==> run.sh <==
#!/bin/bash
# the make line also repeats each setting of config.mk as NAME=value (left out here)
make -C /OpenROAD-flow-scripts/flow DESIGN_CONFIG=/design/flow/config.mk WORK_HOME=/design/flow/orfs CLKGATE_MAP_FILE= finish
==> config.mk <==
export PLATFORM = sky130hd
export DESIGN_NAME = top_button_handler
export DESIGN_NICKNAME = top_button_handler
export VERILOG_FILES = /design/flow/design.v
export SDC_FILE = /design/flow/constraint.sdc
export NUM_CORES = 4
export LEC_CHECK = 0
export ABC_AREA = 1
export CAP_MARGIN = 20
export CELL_PAD_IN_SITES_GLOBAL_PLACEMENT = 2
export CORE_MARGIN = 5
export CORE_UTILIZATION = 39
export CTS_CLUSTER_DIAMETER = 282
export GPL_ROUTABILITY_DRIVEN = 1
export MIN_ROUTING_LAYER = met2
export PLACE_DENSITY = 0.57
export SETUP_SLACK_MARGIN = -1.22
export SLEW_MARGIN = 20
export TNS_END_PERCENT = 40
==> constraint.sdc <==
create_clock -name core_clock -period 14.1 [get_ports {clk}]
set_input_delay 2.8200 -clock core_clock [delete_from_list [all_inputs] [get_ports {clk}]]
set_output_delay 2.8200 -clock core_clock [all_outputs]
set_load 0.01 [all_outputs]
==> design.v <==
`timescale 1ns / 1ps
module button_debounce(
    input clk,
    input rst,
    input button_in,
    output reg button_flag
);
    reg [1:0] sync;           
    reg stable_state;         
    reg [19:0] counter;       
    localparam DEBOUNCE_TIME = 20'd125;    
    always @(posedge clk or posedge rst) begin
        if (rst) begin
            sync <= 2'b11;
            stable_state <= 1'b1;
            button_flag <= 1'b0;
            counter <= 20'd0;
        end else begin
            sync[1] <= sync[0];
            sync[0] <= button_in;
            if (sync[0] == sync[1]) begin
                if (sync[0] != stable_state) begin
                    if (counter == DEBOUNCE_TIME) begin
                        stable_state <= sync[0];
                        if (stable_state == 1'b0) begin
                            button_flag <= 1'b1;
                        end
                    end else begin
                        counter <= counter + 1;
                    end
                end else begin
                    counter <= 0;
                    button_flag <= 1'b0;
                end
            end else begin
                counter <= 0;
            end
        end
    end
endmodule
`timescale 1ns / 1ps
    module LCD_display(
        input clk,
        input rst,
        input update,               
        input [3:0] sw_p,
        input [127:0] line1,        
        input [127:0] line2,        
        input flag_counter,
        output reg rs,
        output reg rw,
        output reg en,
        output reg [7:0] data
    );
        reg [3:0] state;
        reg [27:0] delay_counter;
        reg [4:0] char_index;  
        localparam INIT        = 4'd0;
        localparam DISPLAY_ON  = 4'd1;
        localparam CLEAR_ON    = 4'd2;
        localparam SET_CURSOR1 = 4'd3;
        localparam WRITE_LINE1 = 4'd4;
        localparam SET_CURSOR2 = 4'd5;
        localparam WRITE_LINE2 = 4'd6;
        localparam IDLE        = 4'd7;
        localparam CHECK_UPDATE = 4'd8;  
        always @(posedge clk or posedge rst) begin
            if (rst) begin
                rs <= 0; rw <= 0; en <= 0;
                data <= 8'b0;
                state <= INIT;
                delay_counter <= 0;
                char_index <= 0;
            end else begin
                delay_counter <= delay_counter + 1;
                case (state)
                    INIT: begin
                        if (delay_counter <= 5) begin
                            en <= 1; rs <= 0; rw <= 0; data <= 8'b00111000;  
                        end else if (delay_counter < 10) begin
                            en <= 0;
                        end else begin
                            delay_counter <= 0;
                            state <= DISPLAY_ON;
                        end
                    end
                    DISPLAY_ON: begin
                        if (delay_counter <= 5) begin
                            en <= 1; rs <= 0; rw <= 0; data <= 8'b00001100;  
                        end else if (delay_counter < 10) begin
                            en <= 0;
                        end else begin
                            delay_counter <= 0;
                            state <= CLEAR_ON;
                        end
                    end
                    CLEAR_ON: begin
                        if (delay_counter <= 5) begin
                            en <= 1; rs <= 0; rw <= 0; data <= 8'b00000001;  
                        end else if (delay_counter < 10) begin
                            en <= 0;
                        end else begin
                            delay_counter <= 0;
                            state <= SET_CURSOR1;
                        end
                    end
                    SET_CURSOR1: begin
                        if (delay_counter <= 5) begin
                            en <= 1; rs <= 0; rw <= 0; data <= 8'b10000000;  
                        end else if (delay_counter < 10) begin
                            en <= 0;
                        end else begin
                            delay_counter <= 0;
                            state <= WRITE_LINE1;
                        end
                    end
                    WRITE_LINE1: begin
                        if (char_index < 16) begin
                            if (delay_counter <= 5) begin
                                en <= 1; rs <= 1; rw <= 0; data <= (line1 >> (8 * (15 - char_index))) & 8'hFF;  
                            end else if (delay_counter < 10) begin
                                en <= 0;
                            end else begin
                                delay_counter <= 0;
                                char_index <= char_index + 1;
                            end
                        end else begin
                            delay_counter <= 0;
                            char_index <= 0;
                            state <= SET_CURSOR2;
                        end
                    end
                    SET_CURSOR2: begin
                        if (delay_counter <= 5) begin
                            en <= 1; rs <= 0; rw <= 0; data <= 8'b11000000;  
                        end else if (delay_counter < 10) begin
                            en <= 0;
                        end else begin
                            delay_counter <= 0;
                            state <= WRITE_LINE2;
                        end
                    end
                    WRITE_LINE2: begin
                        if (char_index < 16) begin
                            if (delay_counter <= 5) begin
                                en <= 1; rs <= 1; rw <= 0; data <= (line2 >> (8 * (15 - char_index))) & 8'hFF;  
                            end else if (delay_counter < 10) begin
                                en <= 0;
                            end else begin
                                delay_counter <= 0;
                                char_index <= char_index + 1;
                            end
                        end else begin
                            delay_counter <= 0;
                            char_index <= 0;
                            state <= IDLE;
                        end
                    end
                    IDLE: begin
                        en <= 0;
                        if (update || sw_p[0] || sw_p[1] || sw_p[2] || sw_p[3]) begin
                            state <= CHECK_UPDATE;
                            delay_counter <= 0;
                        end
                        else if (!update || !sw_p[0] || !sw_p[2] || !sw_p[3]) begin
                            state <= CHECK_UPDATE;
                            delay_counter <= 0;
                        end
                    end
                    CHECK_UPDATE: begin
                       if(delay_counter >= 1250) begin
                         state <= CLEAR_ON;
                         delay_counter <= 0;
                        end
                    end
                endcase
            end
        end
    endmodule
`timescale 1ns / 1ps
module top_button_handler(
    input wire clk,
    input wire rst,
    input wire [3:0] btn,                
    input wire [3:0] sw_p,               
    input wire sw_au,                    
    input wire update_money,
    output reg [3:0] seg_0_data,         
    output reg [3:0] seg_1_data,         
    output reg [3:0] seg_2_data,         
    output reg [3:0] seg_3_data,          
    output wire rs, rw, en,
    output reg [3:0] led,
    output wire [7:0] data
);
    localparam SHOW_TIME = 62500;        
    localparam SHOW_STEP = 12500;        
    reg [7:0] product_count_ready[4:0];  
    reg [7:0] money;                
    reg [7:0] price[4:0];               
    reg [7:0] price_to_pay;                
    reg [7:0] unit;                
    reg [7:0] dozen;                
    reg [7:0] product_count_current;       
    reg [7:0] selected_product;            
    reg [3:0] flag_led;
    integer i;                           
    reg [127:0] lcd_line1;               
    reg [127:0] lcd_line2;                
    reg [31:0] counter;
    reg [1:0] flag_counter;
    reg [7:0] count_down;
    reg [7:0] pcc_n;                     
    reg [7:0] ptp_n;                     
    reg [7:0] unit_n;
    reg [7:0] dozen_n;
    reg [7:0] pcr_n;                     
    wire btn0_flag, btn1_flag, btn2_flag, btn3_flag;
    button_debounce db0 (.clk(clk), .rst(rst), .button_in(btn[0]), .button_flag(btn0_flag));
    button_debounce db1 (.clk(clk), .rst(rst), .button_in(btn[1]), .button_flag(btn1_flag));
    button_debounce db2 (.clk(clk), .rst(rst), .button_in(btn[2]), .button_flag(btn2_flag));
    button_debounce db3 (.clk(clk), .rst(rst), .button_in(btn[3]), .button_flag(btn3_flag));
    LCD_display lcd_inst (
        .clk(clk),
        .rst(rst),
        .line1(lcd_line1),
        .line2(lcd_line2),
        .rs(rs),
        .rw(rw),
        .en(en),
        .data(data),
        .update(sw_au),
        .sw_p(sw_p),
        .flag_counter(flag_counter[0])
    );
    always @(posedge clk) begin
        case (sw_p)
            4'b0001: begin
                selected_product <= 8'd0;  
                flag_led <= 4'b0001;
            end
            4'b0010: begin
                selected_product <= 8'd1;  
                flag_led <= 4'b0010;
            end
            4'b0100: begin
                selected_product <= 8'd2;  
                flag_led <= 4'b0100;
            end
            4'b1000: begin
                selected_product <= 8'd3;  
                flag_led <= 4'b1000;
            end
            4'b0000: begin
                selected_product <= 8'd4;
                flag_led <= 4'b0000;
            end
            default: begin
                selected_product <= 8'd5;  
                flag_led <= 4'b0000;
            end
        endcase
    end
    always @(posedge clk or posedge rst) begin
        if (rst) begin
            money <= 8'd0;
            price[0] <= 8'd0;  
            price[1] <= 8'd0;  
            price[2] <= 8'd0;  
            price[3] <= 8'd0;  
            price[4] <= 8'd0;  
            counter <= 32'd0;
            flag_counter <= 2'd0;
            product_count_current <= 8'd0;
            price_to_pay <= 8'd0;
            count_down <= 8'd0;
            unit <= 8'd0;
            dozen <= 8'd0;
            for (i = 0; i <= 4; i = i + 1) begin
                product_count_ready[i] <= 8'd0;  
            end
            lcd_line1 <= 128'd0;
            lcd_line2 <= 128'd0;
            seg_0_data <= 4'd0;
            seg_1_data <= 4'd0;
            seg_2_data <= 4'd0;
            seg_3_data <= 4'd0;
            led <= 4'd0;
            pcc_n = 8'd0;
            ptp_n = 8'd0;
            unit_n = 8'd0;
            dozen_n = 8'd0;
            pcr_n = 8'd0;
        end else begin
            pcc_n = product_count_current;
            ptp_n = price_to_pay;
            unit_n = unit;
            dozen_n = dozen;
            pcr_n = 8'd0;
            seg_0_data <= money % 10;
            seg_1_data <= (money / 10) % 10;
            seg_2_data <= (money / 100) % 10;
            seg_3_data <= (money / 1000) % 10;
            if (sw_au == 0) begin
                if (selected_product != 4 && selected_product != 5) begin
                    pcr_n = product_count_ready[selected_product];
                    if(flag_counter == 1) begin
                         lcd_line1 <= {8'h20, 8'h20, 8'h20, 8'h20, 8'h53, 8'h55, 8'h43, 8'h43, 8'h45, 8'h53, 8'h53, 8'h21, 8'h20, 8'h20, 8'h20, 8'h20};
                         lcd_line2 <= {8'h20, 8'h20, 8'h20, 8'h20, 8'h20, 8'h20, 8'h20, 8'h36 - count_down, 8'h20, 8'h20, 8'h20, 8'h20, 8'h20, 8'h20, 8'h20, 8'h20};
                         if(counter < SHOW_TIME) begin
                            if (counter % SHOW_STEP == 0) begin
                                count_down <= count_down + 1;
                                if (led != 4'b0000)
                                    led <= 4'b0000;
                                else led <= flag_led;
                            end
                            counter <= counter + 1;
                         end else begin
                            counter <= 0;
                            flag_counter <= 0;
                            count_down <= 0;
                            led <= 4'b0000;
                         end
                    end else if (flag_counter == 2) begin
                        lcd_line1 <= {8'h4E, 8'h4F, 8'h54, 8'h20, 8'h45, 8'h4E, 8'h4F, 8'h55, 8'h47, 8'h48, 8'h20, 8'h4D, 8'h4F, 8'h4E, 8'h45, 8'h59};
                        lcd_line2 <= {8'h20, 8'h20, 8'h20, 8'h20, 8'h20, 8'h20, 8'h20, 8'h36 - count_down, 8'h20, 8'h20, 8'h20, 8'h20, 8'h20, 8'h20, 8'h20, 8'h20};
                        if(counter < SHOW_TIME) begin
                             if (counter % SHOW_STEP == 0)
                               count_down <= count_down + 1;
                            counter <= counter + 1;
                         end else begin
                            counter <= 0;
                            flag_counter <= 0;
                            count_down <= 0;
                         end
                       end
                    if (btn0_flag) begin
                        if (pcc_n < 9 && pcc_n < pcr_n)
                            pcc_n = pcc_n + 1;
                        ptp_n = price[selected_product] * pcc_n;
                        unit_n = ptp_n % 10;
                        dozen_n = ptp_n / 10;
                    end
                    if (btn1_flag) begin
                        if (pcc_n > 0)
                            pcc_n = pcc_n - 1;
                        ptp_n = price[selected_product] * pcc_n;
                        unit_n = ptp_n % 10;
                        dozen_n = ptp_n / 10;
                    end
                    if (btn2_flag && pcr_n > 0) begin
                         if (money >= ptp_n && pcc_n > 0) begin
                             money <= money - ptp_n;
                             pcr_n = pcr_n - pcc_n;
                             product_count_ready[selected_product] <= pcr_n;
                             pcc_n = 0;
                             ptp_n = 0;
                             unit_n = 0;
                             dozen_n = 0;
                             flag_counter <= 1;
                         end
                         else if (pcc_n > 0) flag_counter <= 2;
                    end
                    if (flag_counter == 0) begin
                        lcd_line1 <= {8'h52, 8'h65, 8'h61, 8'h64, 8'h79, 8'h3A, 8'h30 + pcr_n,   
                                     8'h20, 8'h50, 8'h72, 8'h69, 8'h63, 8'h65, 8'h3A, 8'h30 + price[selected_product], 8'h20};   
                        if (ptp_n < 10) begin
                            lcd_line2 <= {8'h43, 8'h6F, 8'h75, 8'h6E, 8'h74, 8'h3A, 8'h30 + pcc_n,   
                                        8'h20, 8'h50, 8'h72, 8'h69, 8'h63, 8'h65, 8'h3A, 8'h30 + ptp_n, 8'h20};   
                        end
                        else begin
                            lcd_line2 <= {8'h43, 8'h6F, 8'h75, 8'h6E, 8'h74, 8'h3A, 8'h30 + pcc_n,   
                                        8'h20, 8'h50, 8'h72, 8'h69, 8'h63, 8'h65, 8'h3A, 8'h30 + dozen_n , 8'h30 + unit_n};   
                        end
                    end
                end
                else if(selected_product == 4) begin  
                    if (btn0_flag && money < 9995) money <= money + 5;
                    if (btn1_flag && money < 9990) money <= money + 10;
                    if (btn2_flag) money <= 0;
                    lcd_line1 <= {8'h50, 8'h31, 8'h3A, 8'h30 + price[0], 8'h24, 8'h5F, 8'h30 + product_count_ready[0],  
                                 8'h20, 8'h20,
                                 8'h50, 8'h32, 8'h3A, 8'h30 + price[1], 8'h24, 8'h5F, 8'h30 + product_count_ready[1]};   
                    lcd_line2 <= {8'h50, 8'h33, 8'h3A, 8'h30 + price[2], 8'h24, 8'h5F, 8'h30 + product_count_ready[2],  
                                 8'h20, 8'h20,
                                 8'h50, 8'h34, 8'h3A, 8'h30 + price[3], 8'h24, 8'h5F, 8'h30 + product_count_ready[3]};   
                end
                else if(selected_product == 5) begin  
                    lcd_line1 <= {8'h4F, 8'h4E, 8'h4C, 8'h59, 8'h5F, 8'h31, 8'h5F, 8'h53, 8'h57, 8'h49, 8'h54, 8'h43, 8'h48, 8'h5F, 8'h4F, 8'h4E};
                    lcd_line2 <= {8'h20, 8'h20, 8'h20, 8'h20, 8'h20, 8'h20, 8'h20,
                                 8'h20, 8'h20, 8'h20, 8'h20, 8'h20, 8'h20, 8'h20, 8'h20, 8'h20};
                end
            end else begin
                 pcc_n = 8'd0;
                 ptp_n = 8'd0;
                if (selected_product != 4 && selected_product != 5) begin
                    if (btn0_flag) begin
                        if (price[selected_product] < 9)
                            price[selected_product] <= price[selected_product] + 1;
                    end
                    else if (btn1_flag) begin
                         if (price[selected_product] > 1)
                            price[selected_product] <= price[selected_product] - 1;
                    end
                    else if (btn2_flag) begin
                        if (product_count_ready[selected_product] < 9) begin
                            product_count_ready[selected_product] <= product_count_ready[selected_product] + 1;
                        end
                    end
                    else if (btn3_flag) begin
                        price[selected_product] <= 0;
                        product_count_ready[selected_product] <= 0;
                    end
                    lcd_line1 <= {8'h20, 8'h20, 8'h41, 8'h44, 8'h4D, 8'h49, 8'h4E, 8'h20, 8'h4D, 8'h4F, 8'h44, 8'h45, 8'h20, 8'h31 + selected_product, 8'h20, 8'h20};
                    lcd_line2 <= {8'h50, 8'h72, 8'h69, 8'h63, 8'h65, 8'h3A, 8'h30 + price[selected_product], 8'h24,  
                                  8'h20, 8'h20, 8'h20,  
                                  8'h4E, 8'h75, 8'h6D, 8'h3A, 8'h30 + product_count_ready[selected_product]};  
                end
                 else begin
                     lcd_line1 <= {8'h20, 8'h20, 8'h41, 8'h44, 8'h4D, 8'h49, 8'h4E,
                                   8'h20, 8'h4D, 8'h4F, 8'h44, 8'h45, 8'h20, 8'h20, 8'h20, 8'h20};
                     lcd_line2 <= {8'h20, 8'h20, 8'h20, 8'h20, 8'h20, 8'h20, 8'h20,
                                   8'h20, 8'h20, 8'h20, 8'h20, 8'h20, 8'h20, 8'h20, 8'h20, 8'h20};
                 end
            end
            product_count_current <= pcc_n;
            price_to_pay <= ptp_n;
            unit <= unit_n;
            dozen <= dozen_n;
        end
    end
endmodule
==> flow_metrics.py, run 1 <==
# Generated from Yosys and OpenROAD reports
metrics = {
    "outcome": {
        "status": "failed layout checks",
        "violations": "negative setup slack",
    },
    "synthesis": {
        "topCellsByArea": "dfrtp_1 30%, nand2_1 11%, inv_1 6.5%",
        "synthSimpleGateAreaFrac_pct": 35.24,
        "synth_cell_type_count": 93,
        "ys_seq_elements": 474,
        "synth.most_common_cell": "nand2_1",
        "syn-cell-area_mm2": 0.03828,
        "netlist_instances": 5311,
        "syn_avg_cell_area_um2": 7.207,
        "yosys-stat-area_mm2": 0.03828,
        "xor_area_share_pct": 4.864,
        "edf_count": 0,
        "synthAoiAreaFrac_pct": 13.47,
        "synth_warnings": 5,
        "synthArstFlopShare_pct": 98.52,
        "fa_ha_area_share_pct": 5.348,
        "synth_top_flop_cell": "dfrtp_1",
        "ys_seq_share_pct": 30.94,
        "top_cell_area_share_pct": 29.62,
        "common_cells": "1119 x nand2_1, 667 x inv_1, 532 x nor2_1",
        "mux_share_pct": 0.05230,
        "topCombFamilyByArea": "simple AND/OR/NAND/NOR gates",
        "ys_cells": 5311,
        "yosysTopAreaCell": "dfrtp_1",
    },
    "setup_path": {
        "worst_r2r_startpoint": "counter[20]",
        "cp_slowest_stage_delay_ns": 0.41,
        "cp.depth": 151,
        "path_max_fanout": 10,
        "cp-start-kind": "register",
        "arrival_ns": 16.13,
        "worstReg2RegEnd": "led[3]",
        "cp_common_cell": "nand2_4",
        "rrSetupSlack_ns": -1.48,
        "endpoint_kind": "register",
        "required_ns": 14.65,
        "cp_num_buf_inv": 31,
        "crit_slowest_cell": "dfrtp_1",
        "endpoint": "led[3]",
        "crit_type": "reg -> reg",
        "startpoint": "counter[20]",
        "crit_family": "simple AND/OR/NAND/NOR gates",
        "r2r_cells": 151,
    },
    "placed_design": {
        "port_buffers": 34,
        "hpwlAfterDp_um": 91310,
        "gp_congestion": 0.9656,
        "dpl_cell_area_mm2": 0.04386,
    },
    "timing": {
        "final_max_slew_viol_count": 0,
        "tns_ns": -17.22,
        "fin_crit_sh_pct": 110.5,
        "max_freq_ghz": 0.06420,
        "setup_viol": 12,
        "slew_headroom_pct": 8.984,
        "hold_viol": 0,
        "rsz0062_at_grt": "true",
        "max_slew.worst_pin.slew_ns": 1.360,
        "fin_ws_ns": -1.477,
        "skew_ns": 0.04537,
        "post-route-min-period_ns": 15.58,
    },
    "cts": {
        "cts_tree": "built",
        "root_buffer": "clkbuf_16",
        "cts_hold_buf": 0,
        "cts.clk_slew.worst_paths_ns": 0.06,
        "htree_levels": 2,
        "cts_sinks": 474,
        "clock.latency.late_pin_ns": 0.69,
        "clockBufferDepth": 3,
        "cts_buffers": 55,
    },
    "global_routing": {
        "antenna_found_initial": 0,
        "grt_pass1_vias": 54640,
        "grt_overflow": 0,
        "grt_pass1_wl_um": 196000,
        "grt_usage_pct": 35.03,
        "grt_max_degree": 140,
    },
    "floorplan": {
        "fp_util_pct": 39.12,
        "die_x_um": 323.3,
        "chip_area_mm2": 0.1045,
        "fp-row-count": 115,
        "ios": 43,
        "core_region_area_mm2": 0.09784,
        "die-height_um": 323.3,
    },
    "routing": {
        "drtAntennaViolNets": 0,
        "vias_per_cell": 7.101,
        "drt-wirelength-per-cell_um": 17.37,
        "drt_iter0_drc": 6878,
        "drt_pass1_iterations": 11,
        "routed_wl_um": 125700,
        "dr_total_vias": 51410,
        "drc": 0,
    },
    "cells_and_area": {
        "synthToLayoutAreaGrowth_pct": 24.31,
        "fin_area_mm2": 0.04758,
        "final_core_util_pct": 48.63,
        "final_net_count": 6063,
    },
    "run": {
        "drv_cap": 0,
        "warnings": 60,
    },
    "hold_path": {
        "holdPathEnd": "price[4][5]",
        "min_delay_path_depth": 0,
        "min_from": "price[4][5]",
        "hp-class": "reg -> reg",
    },
}
stage by stage:
step | worst slack, ns | hold slack (ns) | instances
floorplan | -0.6284 | 0.3669 | 5317
global placement | -1.822 | 0.3649 | 7058
detailed placement | -1.963 | 0.3656 | 7059
CTS | -1.590 | 0.3788 | 7206
global route | -2.899 | 0.3908 | 7233
finish | -1.477 | 0.3810 | 7239
metal layers:
layer	track usage, %	vias to the layer above	wire (um)
met5	15.24	-	1675
met4	5.780	62	8797
met3	49.09	962	51830
met2	40.79	13070	63420
met1	-	18990	0
li1	-	18320	-
cell type report:
| type | count | area, um2 |
|---|---|---|
| Fill cell | 10040 | 50260 |
| Multi-Input combinational cell | 3932 | 23790 |
| Sequential cell | 474 | 11840 |
| Timing Repair Buffer | 681 | 5454 |
| Inverter | 759 | 2999 |
| Tap cell | 1287 | 1610 |
| Clock buffer | 76 | 1585 |
| Clock inverter | 24 | 286.5 |
| Antenna cell | 6 | 15.01 |
repair_timing:
| action | in CTS | in global routing |
|---|---|---|
| pin swaps | 56 | 72 |
| setup endpoints to repair | 12 | 13 |
| gates cloned | 9 | 2 |
| setup buffers | 58 | 28 |
| resized | 112 | 145 |
==> run 2: changes to the inputs <==
CELL_PAD_IN_SITES_GLOBAL_PLACEMENT = default   (was 2)
CORE_MARGIN = 2   (was 5)
CORE_UTILIZATION = 72   (was 39)
CTS_CLUSTER_DIAMETER = 231   (was 282)
GPL_ROUTABILITY_DRIVEN = default   (was 1)
MIN_ROUTING_LAYER = default   (was met2)
PLACE_DENSITY = default   (was 0.57)
PLACE_DENSITY_LB_ADDON = 0.19   (was default)
SETUP_SLACK_MARGIN = -1.28   (was -1.22)
TNS_END_PERCENT = default   (was 40)
clock period = 19.2 ns   (was 14.1 ns; I/O delays follow)
==> run 2 against run 1 <==
Compared with the run above:
- the run now finishes clean
- sequential share of layout area is 4.1 points higher
- flip-flop count stayed put
- die area is 47% lower
- register-to-register slack better by 2.3 ns
- synthesized cell count stayed put
- cell area is 14% lower
- count of clock-buffer cells in the layout is 6 lower
- cell count is 17% lower
- via count is 31% lower
- hold slack worse by 0.0048 ns
- synthesized area stayed put
- routed wire length is 20% lower
==> flow_metrics.py, run 2 <==
# Generated from Yosys and OpenROAD reports
metrics = {
    "outcome": {
        "status": "timing/DRC/antenna clean",
    },
    "cts": {
        "root_buffer": "clkbuf_16",
        "clockBufferDepth": 3,
        "clock.latency.late_pin_ns": 0.64,
        "cts_hold_buf": 0,
        "cts_tree": "built",
        "cts_sinks": 474,
        "htree_levels": 2,
        "cts_resized": 0,
        "postCtsSetupBuffers": 0,
        "cts.clk_slew.worst_paths_ns": 0.06,
        "cts_buffers": 52,
    },
    "floorplan": {
        "fp_util_pct": 72.84,
        "fp-row-count": 84,
        "chip_area_mm2": 0.05502,
        "die_x_um": 234.6,
        "core_region_area_mm2": 0.05255,
        "ios": 43,
        "die-height_um": 234.6,
    },
    "setup_path": {
        "crit_slowest_cell": "o21ai_1",
        "required_ns": 19.71,
        "cp_slowest_stage_delay_ns": 0.47,
        "worstReg2RegEnd": "led[3]",
        "startpoint": "counter[20]",
        "cp_common_cell": "nand2_4",
        "rrSetupSlack_ns": 0.82,
        "endpoint_kind": "register",
        "cp-start-kind": "register",
        "cp_num_buf_inv": 12,
        "endpoint": "led[3]",
        "worst_r2r_startpoint": "counter[20]",
        "crit_type": "reg -> reg",
        "r2r_cells": 140,
        "crit_family": "simple AND/OR/NAND/NOR gates",
        "path_max_fanout": 18,
        "cp.depth": 140,
        "arrival_ns": 18.89,
    },
    "synthesis": {
        "yosys-stat-area_mm2": 0.03828,
        "synthSimpleGateAreaFrac_pct": 35.24,
        "netlist_instances": 5311,
        "syn_avg_cell_area_um2": 7.207,
        "fa_ha_area_share_pct": 5.348,
        "syn-cell-area_mm2": 0.03828,
        "yosysTopAreaCell": "dfrtp_1",
        "ys_seq_share_pct": 30.94,
        "synthArstFlopShare_pct": 98.52,
        "synth_cell_type_count": 93,
        "common_cells": "1119 x nand2_1, 667 x inv_1, 532 x nor2_1",
        "synth.most_common_cell": "nand2_1",
        "top_cell_area_share_pct": 29.62,
        "synth_warnings": 5,
        "synth_top_flop_cell": "dfrtp_1",
        "xor_area_share_pct": 4.864,
        "topCellsByArea": "dfrtp_1 30%, nand2_1 11%, inv_1 6.5%",
        "ys_cells": 5311,
        "edf_count": 0,
        "topCombFamilyByArea": "simple AND/OR/NAND/NOR gates",
        "ys_seq_elements": 474,
        "synthAoiAreaFrac_pct": 13.47,
        "mux_share_pct": 0.05230,
    },
    "cells_and_area": {
        "fin_area_mm2": 0.04079,
        "final-comb-area_mm2": 0.02262,
        "fillCellCount": 4000,
        "final_net_count": 5443,
        "seq_area_mm2": 0.01184,
        "final_core_util_pct": 77.63,
        "synthToLayoutAreaGrowth_pct": 6.577,
        "instances_no_fill": 6011,
    },
    "routing": {
        "routed_wl_um": 100400,
        "antenna_cells_inserted": 0,
        "vias_per_cell": 5.877,
        "drt-wirelength-per-cell_um": 16.69,
        "drtAntennaViolNets": 0,
        "drc": 0,
        "drt_pass1_iterations": 6,
        "dr_total_vias": 35330,
        "drt_iter0_drc": 3688,
    },
    "hold_path": {
        "min_delay_path_depth": 0,
        "min_from": "price[4][0]",
        "hp-class": "reg -> reg",
        "holdPathEnd": "price[4][0]",
    },
    "placed_design": {
        "hpwlAfterDp_um": 71820,
        "dpl_cell_area_mm2": 0.03895,
        "numPlacedInstances": 5916,
        "port_buffers": 34,
        "pre_cts_ws_ns": 0.9680,
        "gp_congestion": 0.9814,
    },
    "run": {
        "warnings": 55,
        "drv_cap": 0,
    },
    "timing": {
        "max_freq_ghz": 0.05441,
        "hold_viol": 0,
        "whs_ns": 0.3762,
        "max_slew.worst_pin.slew_ns": 0.9567,
        "setup_viol": 0,
        "slew_headroom_pct": 35.63,
        "skew_ns": 0.03626,
        "fin_crit_sh_pct": 95.73,
        "final_max_slew_viol_count": 0,
        "tns_ns": 0,
        "post-route-min-period_ns": 18.38,
        "fin_ws_ns": 0.8204,
    },
    "global_routing": {
        "grt_overflow": 0,
        "grt_pass1_wl_um": 163400,
        "grt_usage_pct": 36.43,
        "grt_pass1_vias": 33540,
        "antenna_found_initial": 0,
        "grt_max_degree": 122,
    },
}
==> run 2: routing by layer <==
| layer | vias up | global-route usage, % | wire length [um] |
|---|---|---|---|
| li1 | 17190 | - | - |
| met1 | 16430 | 47.57 | 41170 |
| met2 | 1408 | 59.80 | 46630 |
| met3 | 299 | 5.838 | 7902 |
| met4 | 0 | 16.51 | 4647 |
| met5 | - | 0 | 0 |
==> run 2: final cells by class <==
class	count	share of cell area [%]
well taps	688	2.110
clock inverters	24	0.8373
multi-input cells	3922	55.45
clock buffers	70	3.601
flip-flops and latches	474	29.03
repair buffers	74	1.619
inverters	759	7.343
==> run 3: changes to the inputs <==
ABC_AREA = default   (was 1)
CAP_MARGIN = 40   (was 20)
CORE_UTILIZATION = 40   (was 72)
CTS_CLUSTER_DIAMETER = default   (was 231)
GPL_ROUTABILITY_DRIVEN = 0   (was default)
MAX_ROUTING_LAYER = met4   (was default)
PLACE_DENSITY_LB_ADDON = default   (was 0.19)
SETUP_SLACK_MARGIN = -1.78   (was -1.28)
SLEW_MARGIN = 15   (was 20)
clock period = 29.4 ns   (was 19.2 ns; I/O delays follow)
==> run 3 against run 2 <==
Compared with the run above:
- first-iteration DRC count down 14%
- clock skew fell by 0.0071 ns
- synthesized area barely moved
- hold slack improved by 0.0042 ns
- maximum frequency shrank 22%
- register-to-register slack gained 5.1 ns
- synthesized cell count is 13% lower
- flip-flop count unchanged
- cell count shrank 2.3%
- global-route usage decreased by 14 points
- routed wire length up 8.6%
- utilization down 34 points
- largest cell class unchanged
==> flow_metrics.py, run 3 <==
# Generated from Yosys and OpenROAD reports
metrics = {
    "outcome": {
        "status": "timing/DRC/antenna clean",
    },
    "floorplan": {
        "chip_area_mm2": 0.09810,
        "ios": 43,
        "fp_util_pct": 40.31,
        "core_region_area_mm2": 0.09487,
        "fp-row-count": 113,
        "die-height_um": 313.2,
        "die_x_um": 313.2,
    },
    "cts": {
        "clock.latency.late_pin_ns": 0.64,
        "cts_tree": "built",
        "cts_resized": 0,
        "cts_sinks": 474,
        "clockBufferDepth": 3,
        "cts_buffers": 53,
        "cts_hold_buf": 0,
        "postCtsSetupBuffers": 0,
        "htree_levels": 2,
        "root_buffer": "clkbuf_16",
        "cts.clk_slew.worst_paths_ns": 0.06,
    },
    "routing": {
        "drtAntennaViolNets": 0,
        "drt_pass1_iterations": 8,
        "vias_per_cell": 5.876,
        "routed_wl_um": 109000,
        "drt-wirelength-per-cell_um": 18.56,
        "drt_iter0_drc": 3169,
        "drc": 0,
        "dr_total_vias": 34510,
    },
    "timing": {
        "slew_headroom_pct": 32.99,
        "hold_viol": 0,
        "skew_ns": 0.02916,
        "max_slew.worst_pin.slew_ns": 1.005,
        "fin_ws_ns": 5.940,
        "final_max_slew_viol_count": 0,
        "rsz0062_at_grt": "false",
        "tns_ns": 0,
        "setup_viol": 0,
        "post-route-min-period_ns": 23.46,
        "fin_crit_sh_pct": 79.80,
        "max_freq_ghz": 0.04263,
    },
    "setup_path": {
        "path_max_fanout": 15,
        "crit_type": "reg -> reg",
        "worstReg2RegEnd": "led[3]",
        "endpoint": "led[3]",
        "endpoint_kind": "register",
        "rrSetupSlack_ns": 5.94,
        "cp-start-kind": "register",
        "crit_family": "AND-OR/OR-AND gates",
        "arrival_ns": 24.03,
        "crit_slowest_cell": "a221oi_2",
        "r2r_cells": 63,
        "worst_r2r_startpoint": "counter[24]",
        "required_ns": 29.96,
        "cp_slowest_stage_delay_ns": 0.74,
        "cp.depth": 63,
        "startpoint": "counter[24]",
        "cp_num_buf_inv": 0,
    },
    "cells_and_area": {
        "final_net_count": 4720,
        "instances_no_fill": 5872,
        "final-comb-area_mm2": 0.02473,
        "seq_area_mm2": 0.01185,
        "fillCellCount": 9506,
        "synthToLayoutAreaGrowth_pct": 9.180,
        "fin_area_mm2": 0.04176,
    },
    "synthesis": {
        "synth_cell_type_count": 146,
        "synthSimpleGateAreaFrac_pct": 20.66,
        "synth_warnings": 5,
        "topCombFamilyByArea": "AND-OR/OR-AND gates",
        "synth.most_common_cell": "nor2_1",
        "ys_seq_elements": 474,
        "edf_count": 0,
        "yosysTopAreaCell": "dfrtp_1",
        "synthArstFlopShare_pct": 98.52,
        "top_cell_area_share_pct": 29.64,
        "xor_area_share_pct": 7.747,
        "syn-cell-area_mm2": 0.03825,
        "syn_avg_cell_area_um2": 8.239,
        "synth_top_flop_cell": "dfrtp_1",
        "topCellsByArea": "dfrtp_1 30%, nor2_1 5.4%, nand2_1 4.8%",
        "fa_ha_area_share_pct": 5.725,
        "mux_share_pct": 5.480,
        "ys_cells": 4642,
        "yosys-stat-area_mm2": 0.03825,
        "netlist_instances": 4642,
        "synthAoiAreaFrac_pct": 24.91,
        "ys_seq_share_pct": 30.97,
        "common_cells": "547 x nor2_1, 484 x nand2_1, 453 x dfrtp_1",
    },
    "global_routing": {
        "grt_max_degree": 100,
        "grt_pass1_vias": 32340,
        "grt_usage_pct": 22.56,
        "antenna_found_initial": 2,
        "grt_overflow": 0,
        "grt_pass1_wl_um": 178400,
    },
    "placed_design": {
        "dpl_cell_area_mm2": 0.03987,
        "pre_cts_ws_ns": 6.111,
        "port_buffers": 34,
        "numPlacedInstances": 5768,
        "hpwlAfterDp_um": 78930,
    },
    "hold_path": {
        "min_delay_path_depth": 0,
        "min_from": "price[4][3]",
        "hp-class": "reg -> reg",
        "holdPathEnd": "price[4][3]",
    },
    "run": {
        "drv_cap": 0,
        "warnings": 53,
    },
}
==> run 3: area by class of cell <==
type                    count  area share (%)
clock inverters            22          0.7761
repair buffers            114           2.511
clock buffers              78           3.689
inverters                 179           1.627
multi-input cells        3738           59.23
well taps                1265           3.790
flip-flops and latches    474           28.37
diodes                      2         0.01199
==> run 3: through the flow <==
stage	utilization (%)	hold WS [ns]
6_report	44.01	0.3804
5_1_grt	44.01	0.3930
4_1_cts	44.00	0.3810
3_5_place_dp	42.03	0.3671
3_3_place_gp	41.78	0.3666
2_1_floorplan	-	0.3665
==> run 3: layer usage <==
metal	vias to the layer above	global-route usage [%]	share of wire (%)
met5	-	-	0
met4	0	5.861	2.3
met3	143	3.434	6.2
met2	968	33.64	44
met1	16700	31.88	47
li1	16690	-	-
==> run 4: changes to the inputs <==
ABC_AREA = 1   (was default)
CORE_UTILIZATION = 28   (was 40)
CTS_CLUSTER_DIAMETER = 299   (was default)
GPL_TIMING_DRIVEN = 0   (was default)
PLACE_DENSITY_LB_ADDON = 0.07   (was default)
SETUP_SLACK_MARGIN = 3.39   (was -1.78)
SLEW_MARGIN = 20   (was 15)
clock period = 37.0 ns   (was 29.4 ns; I/O delays follow)
==> run 4 against run 3 <==
Compared with the run above:
- non-clock buffer count increased by 111
- clock skew increased by 0.00057 ns
- die area increased by 42%
- cell area increased by 3.8%
- count of clock-buffer cells in the layout increased by 13
- maximum frequency increased by 32%
- worst setup slack improved by 13 ns
- via count increased by 0.87%
- critical path type unchanged
- highest routed layer unchanged
==> flow_metrics.py, run 4 <==
# Generated from Yosys and OpenROAD reports
metrics = {
    "routing": {
        "drt-wirelength-per-cell_um": 18.07,
        "drt_pass1_iterations": 7,
        "routed_wl_um": 131500,
        "drt_iter0_drc": 2422,
        "dr_total_vias": 34800,
        "drtAntennaViolNets": 0,
        "drc": 0,
        "vias_per_cell": 4.782,
    },
    "cts": {
        "cts.clk_slew.worst_paths_ns": 0.06,
        "cts_hold_buf": 0,
        "clock.latency.late_pin_ns": 0.68,
        "htree_levels": 2,
        "cts_sinks": 474,
        "cts_resized": 0,
        "clockBufferDepth": 3,
        "postCtsSetupBuffers": 0,
        "cts_buffers": 61,
        "root_buffer": "clkbuf_16",
        "cts_tree": "built",
    },
    "setup_path": {
        "rrSetupSlack_ns": 19.29,
        "endpoint_kind": "register",
        "crit_type": "reg -> reg",
        "cp.depth": 135,
        "endpoint": "led[0]",
        "path_max_fanout": 10,
        "required_ns": 37.60,
        "cp_slowest_stage_delay_ns": 0.45,
        "worst_r2r_startpoint": "counter[20]",
        "crit_slowest_cell": "dfrtp_1",
        "cp_num_buf_inv": 22,
        "cp-start-kind": "register",
        "startpoint": "counter[20]",
        "cp_common_cell": "nand2_4",
        "arrival_ns": 18.31,
        "crit_family": "simple AND/OR/NAND/NOR gates",
        "r2r_cells": 135,
        "worstReg2RegEnd": "led[0]",
    },
    "timing": {
        "max_freq_ghz": 0.05646,
        "post-route-min-period_ns": 17.71,
        "rsz0062_at_grt": "false",
        "final_max_slew_viol_count": 0,
        "slew_headroom_pct": 38.15,
        "setup_viol": 0,
        "skew_ns": 0.02973,
        "fin_crit_sh_pct": 47.87,
        "max_slew.worst_pin.slew_ns": 0.9243,
        "hold_viol": 0,
        "tns_ns": 0,
    },
    "synthesis": {
        "topCombFamilyByArea": "simple AND/OR/NAND/NOR gates",
        "ys_seq_share_pct": 30.94,
        "top_cell_area_share_pct": 29.62,
        "synth_top_flop_cell": "dfrtp_1",
        "yosysTopAreaCell": "dfrtp_1",
        "topCellsByArea": "dfrtp_1 30%, nand2_1 11%, inv_1 6.5%",
        "synth.most_common_cell": "nand2_1",
        "yosys-stat-area_mm2": 0.03828,
        "synthAoiAreaFrac_pct": 13.47,
        "xor_area_share_pct": 4.864,
        "edf_count": 0,
        "synthArstFlopShare_pct": 98.52,
        "synth_warnings": 5,
        "syn-cell-area_mm2": 0.03828,
        "synth_cell_type_count": 93,
        "mux_share_pct": 0.05230,
        "netlist_instances": 5311,
        "fa_ha_area_share_pct": 5.348,
        "ys_seq_elements": 474,
        "synthSimpleGateAreaFrac_pct": 35.24,
        "common_cells": "1119 x nand2_1, 667 x inv_1, 532 x nor2_1",
        "ys_cells": 5311,
        "syn_avg_cell_area_um2": 7.207,
    },
    "run": {
        "drv_cap": 0,
        "warnings": 53,
    },
    "hold_path": {
        "min_delay_path_depth": 0,
        "holdPathEnd": "db2.sync[1]",
        "hp-class": "reg -> reg",
        "min_from": "db2.sync[0]",
    },
    "floorplan": {
        "fp-row-count": 135,
        "chip_area_mm2": 0.1397,
        "ios": 43,
        "die-height_um": 373.7,
        "fp_util_pct": 28.22,
        "die_x_um": 373.7,
        "core_region_area_mm2": 0.1356,
    },
    "cells_and_area": {
        "synthToLayoutAreaGrowth_pct": 13.28,
        "fin_area_mm2": 0.04336,
        "final_net_count": 5603,
    },
    "placed_design": {
        "port_buffers": 34,
        "dpl_cell_area_mm2": 0.04119,
        "hpwlAfterDp_um": 103000,
    },
    "global_routing": {
        "antenna_found_initial": 0,
        "grt_usage_pct": 19.27,
        "grt_pass1_wl_um": 207400,
        "grt_overflow": 0,
        "grt_pass1_vias": 34540,
        "grt_max_degree": 89,
    },
    "outcome": {
        "status": "timing/DRC/antenna clean",
    },
}
-- run 4: layer usage --
metal,wire length (um),up-vias,track usage [%]
met2,60040,629,30.68
met1,62730,16500,25.99
met4,3444,0,4.927
met3,5330,171,2.159
li1,-,17510,-
met5,0,-,-
-- run 4: cell type report --
class / instances / area [um2]
inverter: 759 / 2995
clock inverter: 25 / 337.8
antenna: 1 / 2.502
fill: 14780 / 92280
clock buffer: 91 / 1800
multi-input combinational: 3922 / 22620
buffer: 162 / 869.6
timing repair buffer: 63 / 660.6
sequential: 474 / 11840
tap: 1781 / 2228
-- run 4: through the flow --
stage | hold slack, ns | setup WS [ns] | instances | util [%]
floorplan | 0.3669 | 16.60 | 5317 | -
global placement | 0.3715 | 8.291 | 7132 | 30.13
detailed placement | 0.3733 | 19.17 | 7158 | 30.37
CTS | 0.3824 | 19.08 | 7274 | 31.94
global route | 0.3889 | 17.53 | 7277 | 31.96
finish | 0.3790 | 19.29 | 7278 | 31.97
==> run 5: changes to the inputs <==
CAP_MARGIN = 20   (was 40)
CELL_PAD_IN_SITES_GLOBAL_PLACEMENT = 0   (was default)
CORE_ASPECT_RATIO = 0.83   (was default)
CORE_MARGIN = 3   (was 2)
CORE_UTILIZATION = 69   (was 28)
CTS_CLUSTER_DIAMETER = 375   (was 299)
CTS_CLUSTER_SIZE = 16   (was default)
GPL_TIMING_DRIVEN = 1   (was 0)
MAX_ROUTING_LAYER = met5   (was met4)
PLACE_DENSITY_LB_ADDON = default   (was 0.07)
SETUP_SLACK_MARGIN = -0.95   (was 3.39)
TNS_END_PERCENT = 90   (was default)
clock period = 13.8 ns   (was 37.0 ns; I/O delays follow)
==> run 5 against run 4 <==
Compared with the run above:
- maximum frequency increased by 12%
- register-to-register slack got worse by 21 ns
- now fails the layout checks on negative setup slack
- first-iteration DRC count increased by 88%
- non-clock buffer count increased by 390
- largest cell class unchanged
- clock skew decreased by 0.00088 ns
- via count increased by 11%
==> flow_metrics.py, run 5 <==
# Generated from Yosys and OpenROAD reports
metrics = {
    "hold_path": {
        "min_delay_path_depth": 0,
        "holdPathEnd": "price[4][6]",
        "hp-class": "reg -> reg",
        "min_from": "price[4][6]",
    },
    "outcome": {
        "status": "failed layout checks",
        "violations": "negative setup slack",
    },
    "synthesis": {
        "synth_top_flop_cell": "dfrtp_1",
        "syn_avg_cell_area_um2": 7.207,
        "topCellsByArea": "dfrtp_1 30%, nand2_1 11%, inv_1 6.5%",
        "synth_warnings": 5,
        "topCombFamilyByArea": "simple AND/OR/NAND/NOR gates",
        "ys_seq_share_pct": 30.94,
        "mux_share_pct": 0.05230,
        "common_cells": "1119 x nand2_1, 667 x inv_1, 532 x nor2_1",
        "synthAoiAreaFrac_pct": 13.47,
        "xor_area_share_pct": 4.864,
        "ys_cells": 5311,
        "synth_cell_type_count": 93,
        "fa_ha_area_share_pct": 5.348,
        "syn-cell-area_mm2": 0.03828,
        "yosysTopAreaCell": "dfrtp_1",
        "netlist_instances": 5311,
        "synthArstFlopShare_pct": 98.52,
        "top_cell_area_share_pct": 29.62,
        "edf_count": 0,
        "ys_seq_elements": 474,
        "synth.most_common_cell": "nand2_1",
        "yosys-stat-area_mm2": 0.03828,
        "synthSimpleGateAreaFrac_pct": 35.24,
    },
    "timing": {
        "final_max_slew_viol_count": 0,
        "skew_ns": 0.02885,
        "fin_crit_sh_pct": 114.9,
        "rsz0062_at_grt": "true",
        "setup_viol": 12,
        "slew_headroom_pct": 29.30,
        "whs_ns": 0.3783,
        "post-route-min-period_ns": 15.86,
        "max_slew.worst_pin.slew_ns": 1.060,
        "max_freq_ghz": 0.06305,
        "fin_ws_ns": -2.060,
        "hold_viol": 0,
    },
    "floorplan": {
        "fp-row-count": 77,
        "die_x_um": 264.5,
        "chip_area_mm2": 0.05835,
        "ios": 43,
        "core_region_area_mm2": 0.05405,
        "die-height_um": 220.6,
        "fp_util_pct": 70.82,
    },
    "routing": {
        "drt_pass1_iterations": 7,
        "routed_wl_um": 111100,
        "vias_per_cell": 5.879,
        "drtAntennaViolNets": 0,
        "dr_total_vias": 38550,
        "drc": 0,
        "drt-wirelength-per-cell_um": 16.94,
        "drt_iter0_drc": 4558,
    },
    "cts": {
        "root_buffer": "clkbuf_16",
        "cts.clk_slew.worst_paths_ns": 0.08,
        "cts_buffers": 35,
        "cts_hold_buf": 0,
        "cts_tree": "built",
        "clockBufferDepth": 3,
        "clock.latency.late_pin_ns": 0.59,
        "htree_levels": 2,
        "cts_sinks": 474,
    },
    "setup_path": {
        "path_max_fanout": 10,
        "crit_family": "simple AND/OR/NAND/NOR gates",
        "crit_type": "reg -> reg",
        "worst_r2r_startpoint": "counter[20]",
        "startpoint": "counter[20]",
        "endpoint_kind": "register",
        "endpoint": "count_down[7]",
        "r2r_cells": 144,
        "cp-start-kind": "register",
        "arrival_ns": 16.32,
        "crit_slowest_cell": "dfrtp_1",
        "cp.depth": 144,
        "rrSetupSlack_ns": -2.06,
        "cp_num_buf_inv": 23,
        "required_ns": 14.26,
        "worstReg2RegEnd": "count_down[7]",
        "cp_slowest_stage_delay_ns": 0.41,
    },
    "global_routing": {
        "grt_pass1_vias": 35980,
        "grt_overflow": 0,
        "grt_usage_pct": 36.99,
        "antenna_found_initial": 3,
        "grt_max_degree": 185,
        "grt_pass1_wl_um": 178100,
    },
    "placed_design": {
        "pre_cts_ws_ns": -2.059,
        "hpwlAfterDp_um": 78610,
        "port_buffers": 34,
    },
    "run": {
        "drv_cap": 0,
        "warnings": 60,
    },
    "cells_and_area": {
        "final_net_count": 5979,
        "fillCellCount": 3463,
        "synthToLayoutAreaGrowth_pct": 18.13,
    },
}
run 5: final cells by class:
type	instances	area (um2)	share of cell area [%]
Inverter	759	2995	6.625
Timing Repair Buffer	615	4920	10.88
Clock inverter	3	41.29	0.09132
Multi-Input combinational cell	3934	23550	52.09
Tap cell	711	889.6	1.968
Clock buffer	60	969.7	2.145
Antenna cell	1	2.502	0.005534
Sequential cell	474	11840	26.19
run 5: metrics by stage:
step	setup TNS (ns)	std cells	area, um2	util, %
2_1_floorplan	-10.94	5317	38300	-
3_3_place_gp	-19.09	6434	42780	79.15
3_5_place_dp	-24.49	6434	42780	79.15
4_1_cts	-18.22	6536	44620	82.56
5_1_grt	-44.42	6556	45210	83.65
6_report	-24.57	6557	45210	83.66
run 5: repair_timing:
item	4_1_cts	5_1_grt
endpoints found under the setup margin	12	14
pin swaps	45	71
gates resized	98	103
gates cloned	9	3
setup buffers	33	19
run 5: metal layers:
layer,global-route usage [%],up-vias,part of all wire (%)
met2,58.47,1988,44
met1,51.07,17920,41
met3,7.582,359,11
met4,12.91,6,3.8
met5,0,-,0.044
li1,-,18280,-
==> run 6: changes to the inputs <==
ABC_AREA = 0   (was 1)
CELL_PAD_IN_SITES_GLOBAL_PLACEMENT = 2   (was 0)
CORE_MARGIN = 2   (was 3)
CORE_UTILIZATION = 57   (was 69)
CTS_CLUSTER_DIAMETER = default   (was 375)
CTS_CLUSTER_SIZE = default   (was 16)
PLACE_DENSITY_LB_ADDON = 0.13   (was default)
SETUP_SLACK_MARGIN = default   (was -0.95)
clock period = 9.97 ns   (was 13.8 ns; I/O delays follow)
==> run 6 against run 5 <==
Compared with the run above:
- the run now fails in 3_1_place_gp_skip_io
- die area grew 19%
- synthesized area about the same
- synthesized cell count down 13%
==> flow_metrics.py, run 6 <==
# Generated from Yosys and OpenROAD reports
metrics = {
    "outcome": {
        "status": "did not finish",
        "stop_stage": "3_1_place_gp_skip_io",
        "error": "[ERROR FLW-0024] Place density exceeds 1.0 (current PLACE_DENSITY_LB_ADDON =  0.13). Please check if the value of  PLACE_DENSITY_LB_ADDON is between 0 and 0.99.",
    },
    "synthesis": {
        "synthSimpleGateAreaFrac_pct": 20.66,
        "topCombFamilyByArea": "AND-OR/OR-AND gates",
        "topCellsByArea": "dfrtp_1 30%, nor2_1 5.4%, nand2_1 4.8%",
        "yosysTopAreaCell": "dfrtp_1",
        "edf_count": 0,
        "syn-cell-area_mm2": 0.03825,
        "top_cell_area_share_pct": 29.64,
        "synthAoiAreaFrac_pct": 24.91,
        "netlist_instances": 4642,
        "synth_warnings": 5,
        "common_cells": "547 x nor2_1, 484 x nand2_1, 453 x dfrtp_1",
        "synth.most_common_cell": "nor2_1",
        "yosys-stat-area_mm2": 0.03825,
        "xor_area_share_pct": 7.747,
        "synth_cell_type_count": 146,
        "fa_ha_area_share_pct": 5.725,
        "syn_avg_cell_area_um2": 8.239,
        "ys_cells": 4642,
        "synth_top_flop_cell": "dfrtp_1",
        "ys_seq_share_pct": 30.97,
        "mux_share_pct": 5.480,
        "ys_seq_elements": 474,
        "synthArstFlopShare_pct": 98.52,
    },
    "floorplan": {
        "fp_util_pct": 57.61,
        "fp-row-count": 86,
        "die-height_um": 240.0,
        "chip_area_mm2": 0.06920,
        "core_region_area_mm2": 0.06639,
        "die_x_um": 288.3,
    },
}
==> run 7: changes to the inputs <==
ABC_AREA = default   (was 0)
CELL_PAD_IN_SITES_GLOBAL_PLACEMENT = default   (was 2)
CORE_ASPECT_RATIO = default   (was 0.83)
CORE_UTILIZATION = 21   (was 57)
GPL_ROUTABILITY_DRIVEN = default   (was 0)
GPL_TIMING_DRIVEN = default   (was 1)
MAX_ROUTING_LAYER = default   (was met5)
PLACE_DENSITY_LB_ADDON = default   (was 0.13)
TNS_END_PERCENT = default   (was 90)
clock period = 34.1 ns   (was 9.97 ns; I/O delays follow)
==> run 7 against run 6 <==
Compared with the run above:
- the run now finishes clean
- synthesized area stayed put
- synthesized cell count did not move
- die area rose to 2.7 times the previous value
==> flow_metrics.py, run 7 <==
# Generated from Yosys and OpenROAD reports
metrics = {
    "synthesis": {
        "syn_avg_cell_area_um2": 8.239,
        "topCellsByArea": "dfrtp_1 30%, nor2_1 5.4%, nand2_1 4.8%",
        "synth_cell_type_count": 146,
        "yosys-stat-area_mm2": 0.03825,
        "synthSimpleGateAreaFrac_pct": 20.66,
        "synthAoiAreaFrac_pct": 24.91,
        "fa_ha_area_share_pct": 5.725,
        "syn-cell-area_mm2": 0.03825,
        "xor_area_share_pct": 7.747,
        "topCombFamilyByArea": "AND-OR/OR-AND gates",
        "synth_warnings": 5,
        "ys_seq_elements": 474,
        "synthArstFlopShare_pct": 98.52,
        "mux_share_pct": 5.480,
        "top_cell_area_share_pct": 29.64,
        "common_cells": "547 x nor2_1, 484 x nand2_1, 453 x dfrtp_1",
        "netlist_instances": 4642,
        "yosysTopAreaCell": "dfrtp_1",
        "ys_cells": 4642,
        "ys_seq_share_pct": 30.97,
        "synth_top_flop_cell": "dfrtp_1",
        "edf_count": 0,
        "synth.most_common_cell": "nor2_1",
    },
    "routing": {
        "drt-wirelength-per-cell_um": 16.04,
        "drt_iter0_drc": 3110,
        "dr_total_vias": 34710,
        "routed_wl_um": 111700,
        "drt_pass1_iterations": 6,
        "drc": 0,
        "antenna_cells_inserted": 0,
        "drtAntennaViolNets": 0,
        "vias_per_cell": 4.983,
    },
    "cts": {
        "root_buffer": "clkbuf_16",
        "cts.clk_slew.worst_paths_ns": 0.06,
        "postCtsSetupBuffers": 0,
        "clock.latency.late_pin_ns": 0.67,
        "clockBufferDepth": 3,
        "cts_resized": 0,
        "cts_buffers": 57,
        "htree_levels": 2,
        "cts_tree": "built",
        "cts_hold_buf": 0,
        "cts_sinks": 474,
    },
    "setup_path": {
        "worst_r2r_startpoint": "counter[20]",
        "endpoint": "led[3]",
        "crit_type": "reg -> reg",
        "crit_family": "AND-OR/OR-AND gates",
        "cp_num_buf_inv": 0,
        "cp.depth": 62,
        "worstReg2RegEnd": "led[3]",
        "cp-start-kind": "register",
        "required_ns": 34.68,
        "startpoint": "counter[20]",
        "arrival_ns": 24.72,
        "cp_slowest_stage_delay_ns": 0.89,
        "rrSetupSlack_ns": 9.96,
        "crit_slowest_cell": "a41oi_1",
        "r2r_cells": 62,
        "path_max_fanout": 16,
        "endpoint_kind": "register",
    },
    "global_routing": {
        "grt_overflow": 0,
        "grt_usage_pct": 11.70,
        "antenna_found_initial": 0,
        "grt_pass1_wl_um": 181500,
        "grt_max_degree": 185,
        "grt_pass1_vias": 32820,
    },
    "cells_and_area": {
        "fillCellCount": 19610,
        "synthToLayoutAreaGrowth_pct": 12.41,
        "final_net_count": 4706,
        "final_core_util_pct": 23.76,
        "instances_no_fill": 6965,
    },
    "floorplan": {
        "core_region_area_mm2": 0.1809,
        "ios": 43,
        "fp_util_pct": 21.14,
        "die_x_um": 430.8,
        "fp-row-count": 156,
        "die-height_um": 430.8,
        "chip_area_mm2": 0.1856,
    },
    "timing": {
        "slew_headroom_pct": 29.34,
        "max_freq_ghz": 0.04143,
        "skew_ns": 0.05297,
        "setup_viol": 0,
        "tns_ns": 0,
        "fin_crit_sh_pct": 70.78,
        "max_slew.worst_pin.slew_ns": 1.056,
        "hold_viol": 0,
        "rsz0062_at_grt": "false",
        "post-route-min-period_ns": 24.14,
        "final_max_slew_viol_count": 0,
    },
    "hold_path": {
        "min_delay_path_depth": 0,
        "min_from": "price[4][0]",
        "hp-class": "reg -> reg",
        "holdPathEnd": "price[4][0]",
    },
    "placed_design": {
        "numPlacedInstances": 6856,
        "gp_congestion": 0.8611,
        "port_buffers": 34,
        "hpwlAfterDp_um": 80500,
    },
    "run": {
        "drv_cap": 0,
        "warnings": 55,
    },
    "outcome": {
        "status": "timing/DRC/antenna clean",
    },
}
## run 7: routing by layer
| layer | wire [um] | part of all wire (%) | track usage (%) | up-vias |
|---|---|---|---|---|
| met5 | 0 | 0 | 0 | - |
| met4 | 3171 | 2.8 | 3.451 | 0 |
| met3 | 6156 | 5.5 | 1.636 | 179 |
| met2 | 51750 | 46 | 19.13 | 1026 |
| met1 | 50630 | 45 | 15.94 | 16840 |
| li1 | - | - | - | 16670 |
## run 7: cell type report
class / instances / area [um2] / area share (%)
clock buffers: 86 / 1657 / 3.853
clock inverters: 22 / 275.3 / 0.6403
inverters: 179 / 679.4 / 1.580
multi-input cells: 3738 / 24740 / 57.54
flip-flops and latches: 474 / 11850 / 27.55
well taps: 2370 / 2965 / 6.898
repair buffers: 96 / 833.3 / 1.938
## run 7: metrics by stage
| step | hold WS, ns | setup WS, ns | instance area (um2) |
|---|---|---|---|
| 2_1_floorplan | 0.3665 | 14.28 | 38270 |
| 3_3_place_gp | 0.3657 | 10.50 | 41030 |
| 3_5_place_dp | 0.3678 | 10.21 | 41030 |
| 4_1_cts | 0.3811 | 10.09 | 42960 |
| 5_1_grt | 0.3936 | 7.500 | 42990 |
| 6_report | 0.3826 | 9.963 | 42990 |
==> run 8: changes to the inputs <==
ABC_AREA = 1   (was default)
CELL_PAD_IN_SITES_GLOBAL_PLACEMENT = 0   (was default)
CORE_ASPECT_RATIO = 0.83   (was default)
CORE_MARGIN = 3   (was 2)
CORE_UTILIZATION = 68   (was 21)
CTS_CLUSTER_SIZE = 40   (was default)
GPL_ROUTABILITY_DRIVEN = 0   (was default)
GPL_TIMING_DRIVEN = 1   (was default)
MAX_ROUTING_LAYER = met5   (was default)
TNS_END_PERCENT = 90   (was default)
clock period = 14.9 ns   (was 34.1 ns; I/O delays follow)
==> run 8 against run 7 <==
Compared with the run above:
- the layout now fails its checks (negative setup slack)
- first-iteration DRC count up 73%
- cell count fell by 4.6%
- maximum frequency up 43%
- count of clock-buffer cells in the layout is 25 lower
- utilization up 62 points
- hold slack worse by 0.0018 ns
- critical path depth increased by 86
- routed wire length rose by 14%
==> flow_metrics.py, run 8 <==
# Generated from Yosys and OpenROAD reports
metrics = {
    "synthesis": {
        "fa_ha_area_share_pct": 5.348,
        "ys_seq_elements": 474,
        "top_cell_area_share_pct": 29.62,
        "synthArstFlopShare_pct": 98.52,
        "edf_count": 0,
        "netlist_instances": 5311,
        "xor_area_share_pct": 4.864,
        "synth_top_flop_cell": "dfrtp_1",
        "topCellsByArea": "dfrtp_1 30%, nand2_1 11%, inv_1 6.5%",
        "synthSimpleGateAreaFrac_pct": 35.24,
        "ys_seq_share_pct": 30.94,
        "yosys-stat-area_mm2": 0.03828,
        "synth.most_common_cell": "nand2_1",
        "synth_cell_type_count": 93,
        "synthAoiAreaFrac_pct": 13.47,
        "mux_share_pct": 0.05230,
        "ys_cells": 5311,
        "syn-cell-area_mm2": 0.03828,
        "yosysTopAreaCell": "dfrtp_1",
        "syn_avg_cell_area_um2": 7.207,
        "common_cells": "1119 x nand2_1, 667 x inv_1, 532 x nor2_1",
        "topCombFamilyByArea": "simple AND/OR/NAND/NOR gates",
        "synth_warnings": 5,
    },
    "routing": {
        "drt-wirelength-per-cell_um": 19.20,
        "drc": 0,
        "vias_per_cell": 6.140,
        "dr_total_vias": 40790,
        "antenna_cells_inserted": 0,
        "drt_iter0_drc": 5371,
        "routed_wl_um": 127500,
        "drt_pass1_iterations": 14,
        "drtAntennaViolNets": 0,
    },
    "cts": {
        "cts_tree": "built",
        "cts_buffers": 46,
        "clockBufferDepth": 3,
        "cts_hold_buf": 0,
        "cts_sinks": 474,
        "htree_levels": 2,
        "cts.clk_slew.worst_paths_ns": 0.07,
        "root_buffer": "clkbuf_16",
        "clock.latency.late_pin_ns": 0.59,
    },
    "run": {
        "warnings": 61,
        "drv_cap": 0,
    },
    "timing": {
        "max_freq_ghz": 0.05911,
        "max_slew.worst_pin.slew_ns": 1.165,
        "slew_headroom_pct": 22.06,
        "hold_viol": 0,
        "final_max_slew_viol_count": 0,
        "post-route-min-period_ns": 16.92,
        "setup_viol": 12,
        "rsz0062_at_grt": "true",
        "fin_crit_sh_pct": 113.5,
        "skew_ns": 0.02833,
        "fin_ws_ns": -2.018,
    },
    "setup_path": {
        "cp-start-kind": "register",
        "cp_common_cell": "nand2_4",
        "cp_slowest_stage_delay_ns": 0.42,
        "r2r_cells": 148,
        "crit_type": "reg -> reg",
        "crit_slowest_cell": "dfrtp_1",
        "required_ns": 15.41,
        "arrival_ns": 17.43,
        "rrSetupSlack_ns": -2.02,
        "crit_family": "simple AND/OR/NAND/NOR gates",
        "worst_r2r_startpoint": "counter[26]",
        "startpoint": "counter[26]",
        "endpoint_kind": "register",
        "path_max_fanout": 8,
        "cp.depth": 148,
        "worstReg2RegEnd": "count_down[3]",
        "endpoint": "count_down[3]",
        "cp_num_buf_inv": 30,
    },
    "global_routing": {
        "grt_pass1_vias": 36330,
        "grt_usage_pct": 36.83,
        "grt_overflow": 0,
        "grt_max_degree": 181,
        "grt_pass1_wl_um": 180800,
        "antenna_found_initial": 2,
    },
    "cells_and_area": {
        "synthToLayoutAreaGrowth_pct": 23.94,
        "final_net_count": 6047,
        "instances_no_fill": 6643,
    },
    "outcome": {
        "violations": "negative setup slack",
        "status": "failed layout checks",
    },
    "hold_path": {
        "hp-class": "reg -> reg",
        "holdPathEnd": "product_count_ready[4][6]",
        "min_from": "product_count_ready[4][6]",
        "min_delay_path_depth": 0,
    },
    "placed_design": {
        "port_buffers": 34,
        "hpwlAfterDp_um": 79120,
        "numPlacedInstances": 6433,
    },
    "floorplan": {
        "die_x_um": 266.4,
        "fp-row-count": 78,
        "chip_area_mm2": 0.05918,
        "fp_util_pct": 69.41,
        "ios": 43,
        "core_region_area_mm2": 0.05514,
        "die-height_um": 222.1,
    },
}
## run 8: layer usage
| metal | track usage, % | share of wire (%) |
|---|---|---|
| met4 | 9.689 | 4.9 |
| met5 | 0 | 0.010 |
| met3 | 11.04 | 12 |
| met2 | 55.25 | 44 |
| met1 | 52.05 | 39 |
## run 8: layout make-up
class / instances / area (um2)
flip-flops and latches: 474 / 11840
clock inverters: 23 / 377.9
clock buffers: 61 / 1287
multi-input cells: 3932 / 24460
well taps: 720 / 900.9
repair buffers: 674 / 5557
inverters: 759 / 3013
fillers: 3091 / 7701
## run 8: per-stage QoR
| stage | utilization, % | worst slack, ns | area (um2) | hold WS [ns] | setup TNS (ns) |
|---|---|---|---|---|---|
| after floorplan | - | 0.1716 | 38300 | 0.3669 | 0 |
| final | 86.03 | -2.018 | 47440 | 0.3808 | -23.60 |
| after global routing | 86.03 | -2.903 | 47440 | 0.3890 | -34.07 |
| after global placement | 77.52 | -0.6497 | 42750 | 0.3649 | -7.500 |
| after detailed placement | 77.54 | -1.073 | 42750 | 0.3669 | -12.52 |
| after CTS | 82.66 | -0.4014 | 45580 | 0.3799 | -4.628 |
## run 8: what timing repair did
item / 4_1_cts / 5_1_grt
pin swaps: 74 / 200
setup buffers: 48 / 67
resized: 143 / 319
setup endpoints to repair: 12 / 26
gates cloned: 8 / 3
